## oak
// gemm_mem
module gemm_mem(
  input wire clk,
  input wire rst,
  input wire out_rdy,
  input wire v0__read_req_rdy,
  input wire [31:0] v0__read_resp,
  input wire v0__read_resp_vld,
  input wire v0__write_completion_vld,
  input wire v0__write_req_rdy,
  input wire [31:0] v0_in,
  input wire v0_in_vld,
  input wire v1__read_req_rdy,
  input wire [31:0] v1__read_resp,
  input wire v1__read_resp_vld,
  input wire v1__write_completion_vld,
  input wire v1__write_req_rdy,
  input wire [31:0] v1_in,
  input wire v1_in_vld,
  input wire [31:0] C_rd_data,
  output wire [31:0] out,
  output wire out_vld,
  output wire [3:0] v0__read_req,
  output wire v0__read_req_vld,
  output wire v0__read_resp_rdy,
  output wire v0__write_completion_rdy,
  output wire [35:0] v0__write_req,
  output wire v0__write_req_vld,
  output wire v0_in_rdy,
  output wire [3:0] v1__read_req,
  output wire v1__read_req_vld,
  output wire v1__read_resp_rdy,
  output wire v1__write_completion_rdy,
  output wire [35:0] v1__write_req,
  output wire v1__write_req_vld,
  output wire v1_in_rdy,
  output wire [3:0] C_rd_addr,
  output wire C_rd_en,
  output wire [3:0] C_wr_addr,
  output wire [31:0] C_wr_data,
  output wire C_wr_en
);
  function automatic [31:0] smul32b_32b_x_32b (input reg [31:0] lhs, input reg [31:0] rhs);
    reg signed [31:0] signed_lhs;
    reg signed [31:0] signed_rhs;
    reg signed [31:0] signed_result;
    begin
      signed_lhs = $signed(lhs);
      signed_rhs = $signed(rhs);
      signed_result = signed_lhs * signed_rhs;
      smul32b_32b_x_32b = $unsigned(signed_result);
    end
  endfunction
  wire [31:0] literal_11959 = 32'h0000_0000;
  wire [31:0] literal_11836 = 32'h0000_0000;
  wire [31:0] literal_11840 = 32'h0000_0000;
  wire [7:0] literal_11493;
  assign literal_11493 = {2'h0, 2'h3, 2'h2, 2'h1};
  reg ____for_5__last_iter_broke;
  reg ____for_4__last_iter_broke;
  ...
For scale: roughly 250 flip-flops, about 340 I/O pins, about 30000 sq um of cells after synthesis.
clock: 4.32 ns
lec_check: 0
abc_area: 1
cap_margin: 20
core_margin: 2
core_utilization: 68
setup_slack_margin: 1.22
slew_margin: 20
run.sh (not shown) runs the stock make flow with config.mk's settings and CLKGATE_MAP_FILE=.
STATUS run=oak STAGES=ALL_DONE FINAL_CHECKS=FAILED CAUSE=setup timing
## Diff of input files: pine against oak
- CTS_CLUSTER_DIAMETER: unset -> 244
- CORE_UTILIZATION: 68 -> 65
- MAX_ROUTING_LAYER: unset -> met4
- PLACE_DENSITY: unset -> 0.35
- SETUP_SLACK_MARGIN: 1.22 -> unset
Findings:
The flow completed for pine, but it is not clean: the layout still shows setup timing.
Between oak and pine, layout filler cell count increased.
Of oak and pine, the run reporting the higher combinational group share of total power was oak.
Of the two candidates, oak has the worse first-iteration DRC count and pine the better one.
Cmp pine vs oak: minimum setup slack in the final design higher in pine
## Diff of input files: birch against pine
- PLACE_DENSITY no longer set, was 0.35
- CTS_CLUSTER_DIAMETER now 246, was 244
- CORE_UTILIZATION now 68, was 65
- the clock period (ns, I/O delays scaled along) now 5.43, was 4.32
Results
- birch -> stages 100% | layout checks FAIL | setup timing
- Delta (birch minus pine): layout buffer count excluding clock buffers now smaller, utilization now larger, overall via count from detail_route now larger.
- When birch is measured against pine, its design area turns out 1.1% lower.
- Of pine and birch, the run reporting the lower data arrival time at the worst-slack endpoint was pine.
- birch against pine: wire length of the first global-routing pass now larger; wire length now larger.
For maple, these inputs were changed with respect to birch:
- changing CORE_UTILIZATION from 68 to 65
- removing CTS_CLUSTER_DIAMETER (formerly 246)
- changing the clock period (ns, I/O delays scaled along) from 5.43 to 5.21
Results
Comparing largest fanout on the critical path for birch and maple, the smaller number came from maple. Against birch, non-clock buffer count in maple fell slightly. Each of birch and maple falls short of a clean finish. maple finished all stages; however, its layout fails the closing checks, the failures being setup timing. Going from birch to maple, final standard cell utilization of the core shrinks by 3.0 points. maple has more setup slack than birch. The xor/xnor share of the synthesized area on maple is in line with that on birch. Diff birch -> maple: critical path depth shrank by 4.0%, total chip power increased 6.8%.
Power figures rest on the tool's default switching activity, not on a simulated workload.
